## exp/quartz
==> flow/design.v (excerpt) <==
module clock(
    input clk,
    input rst,
    input adjust, up, up_ten,
    input h24, world_clock,
    input usa, england, spain,
    input sw_stopwatch,
    input sw_timer,
    input sw_alarm_set,
    input btn_stp_start,
    input btn_stp_reset,
    input btn_alarm_toggle,
    input btn_alarm_stop,
    output [7:0] seg_data, seg_com, seg7,
    output am, pm,
    output led4, led6, led8, 
    output LCD_RS, LCD_RW, LCD_E,
    output [7:0] LCD_DATA,
    output [3:0] rgb_r,
    output piezo_out 
    );
    wire tick_1hz;
    wire [1:0] adjust_mode;
    wire [3:0] cur_h_ten, cur_h_one, cur_m_ten, cur_m_one, cur_s_ten, cur_s_one;
    wire [3:0] disp_h_ten, disp_h_one; 
    wire [3:0] stp_m10, stp_m1, stp_s10, stp_s1, stp_ms10, stp_ms1;
    wire [3:0] stp_run_m10, stp_run_m1, stp_run_s10, stp_run_s1, stp_run_ms10, stp_run_ms1;
    wire [3:0] stp_lap_m10, stp_lap_m1, stp_lap_s10, stp_lap_s1, stp_lap_ms10, stp_lap_ms1;
    wire [3:0] tm_m10, tm_m1, tm_s10, tm_s1;
  ...
Size in the first run: ~2,900 cells after synthesis, about 310 flip-flops, roughly 21,000 sq um of cells after synthesis.
export LEC_CHECK = 0
export ABC_AREA = 1
export CAP_MARGIN = 20
export CORE_MARGIN = 2
export CORE_UTILIZATION = 71
export CTS_CLUSTER_DIAMETER = 206
export CTS_CLUSTER_SIZE = 15
export PLACE_DENSITY = 0.35
export SETUP_SLACK_MARGIN = -0.83
export SLEW_MARGIN = 20
export TNS_END_PERCENT = 80
create_clock -name core_clock -period 10.3 [get_ports {clk}]
run.sh (not shown) runs the stock make flow with config.mk's settings and CLKGATE_MAP_FILE=.
STATUS run=exp/quartz STAGES=ALL_DONE FINAL_CHECKS=FAILED CAUSE=negative setup slack
The following lists how exp/ember was set up differently from exp/quartz:
Settings: CTS_CLUSTER_SIZE: 15 -> unset; ABC_AREA: 1 -> unset; CORE_UTILIZATION: 71 -> 40; PLACE_DENSITY: 0.35 -> unset; SETUP_SLACK_MARGIN: -0.83 -> unset; CTS_CLUSTER_DIAMETER: 206 -> unset; TNS_END_PERCENT: 80 -> unset; the clock period (ns, I/O delays scaled along): 10.3 -> 20.0.
--- outcome ---
exp/ember completed end to end with timing, DRC and antenna clean. Looking at timing endpoint of the critical path, the seg_data[6] result is from exp/quartz; the seg_data[3] one comes from exp/ember. Compared with exp/quartz, exp/ember instantiates a smaller number of cells. Sort exp/ember and exp/quartz by placement row count desc -> top: exp/ember. exp/ember against exp/quartz: sum of negative setup slack shows an increase of 11,230 ps, number of clock buffers inserted by TritonCTS shows an increase of about 54%.
Inputs modified between exp/ember and exp/lagoon:
Settings: changing CORE_UTILIZATION from 40 to 65; setting ABC_AREA to 1 for the first time; changing the clock period (ns, I/O delays scaled along) from 20.0 to 12.4.
==> results <==
- Diff exp/ember -> exp/lagoon: routed wire length went up.
Input-level comparison between exp/garnet and exp/lagoon:
Settings: SETUP_SLACK_MARGIN now 2.39, previously not set; CORE_UTILIZATION now 71, was 65; PLACE_DENSITY_LB_ADDON now 0.27, previously not set; the clock period (ns, I/O delays scaled along) now 17.7, was 12.4.
==> results <==
- exp/garnet vs. exp/lagoon: final setup skew has remained practically unchanged, area of the chip has decreased.
- For the via count of the routed design, exp/garnet came in 111 lower than exp/lagoon did.
- Comparing exp/lagoon and exp/garnet, the lower worst path setup slack after routing is on exp/lagoon.
- The fraction of area in clock buffers and inverters number comes out higher for exp/garnet vs exp/lagoon.
- Relative to exp/lagoon, the post-layout instance area measured on exp/garnet has decreased by a few percent.
- Compared with exp/lagoon, exp/garnet shows clock buffer count in the final layout that has gone down by a few percent.
Inputs modified between exp/garnet and exp/delta:
Settings: putting CTS_CLUSTER_SIZE at 96 where nothing was set; swapping 20 for 10 in CAP_MARGIN; clearing SETUP_SLACK_MARGIN, which used to be 2.39; swapping 71 for 72 in CORE_UTILIZATION; clearing PLACE_DENSITY_LB_ADDON, which used to be 0.27; swapping 17.7 for 10.4 in the clock period (ns, I/O delays scaled along).
### Flow results
What the final checks of exp/delta revealed, after a flow that finished every stage, was a layout that fails on negative setup slack.
Relative to exp/garnet, final worst slack decreased by 4650 ps in exp/delta.
exp/delta vs. exp/garnet: largest net degree at the start of global routing went up by 42.
On final setup violation count, the higher figure sits with exp/delta, not exp/garnet.
exp/delta: met2 usage in global routing is 11 points higher than what exp/garnet reported.
Note that the total of plain and repair buffers excluding clock buffers recorded for exp/delta amounts to 3.3 times the value seen in exp/garnet.
The following lists how exp/sierra was set up differently from exp/delta:
Settings: CORE_UTILIZATION now 65, was 72; CTS_CLUSTER_SIZE no longer set, was 96; ABC_AREA no longer set, was 1; CAP_MARGIN now 20, was 10; the clock period (ns, I/O delays scaled along) now 13.7, was 10.4.
- | exp/delta | all stages done | FAIL | negative setup slack |
- Both conditions hold for exp/sierra: the flow ran to the end and the final layout passed the timing, DRC and antenna checks.
- Measured against each other, exp/delta and exp/sierra differ in worst setup slack, the lower figure coming from exp/delta.
- Diff exp/delta -> exp/sierra | multiplexer share of the synthesized area | increase of 3.1 points
- Against exp/delta, path length in cells of the critical path in exp/sierra fell by more than a quarter.
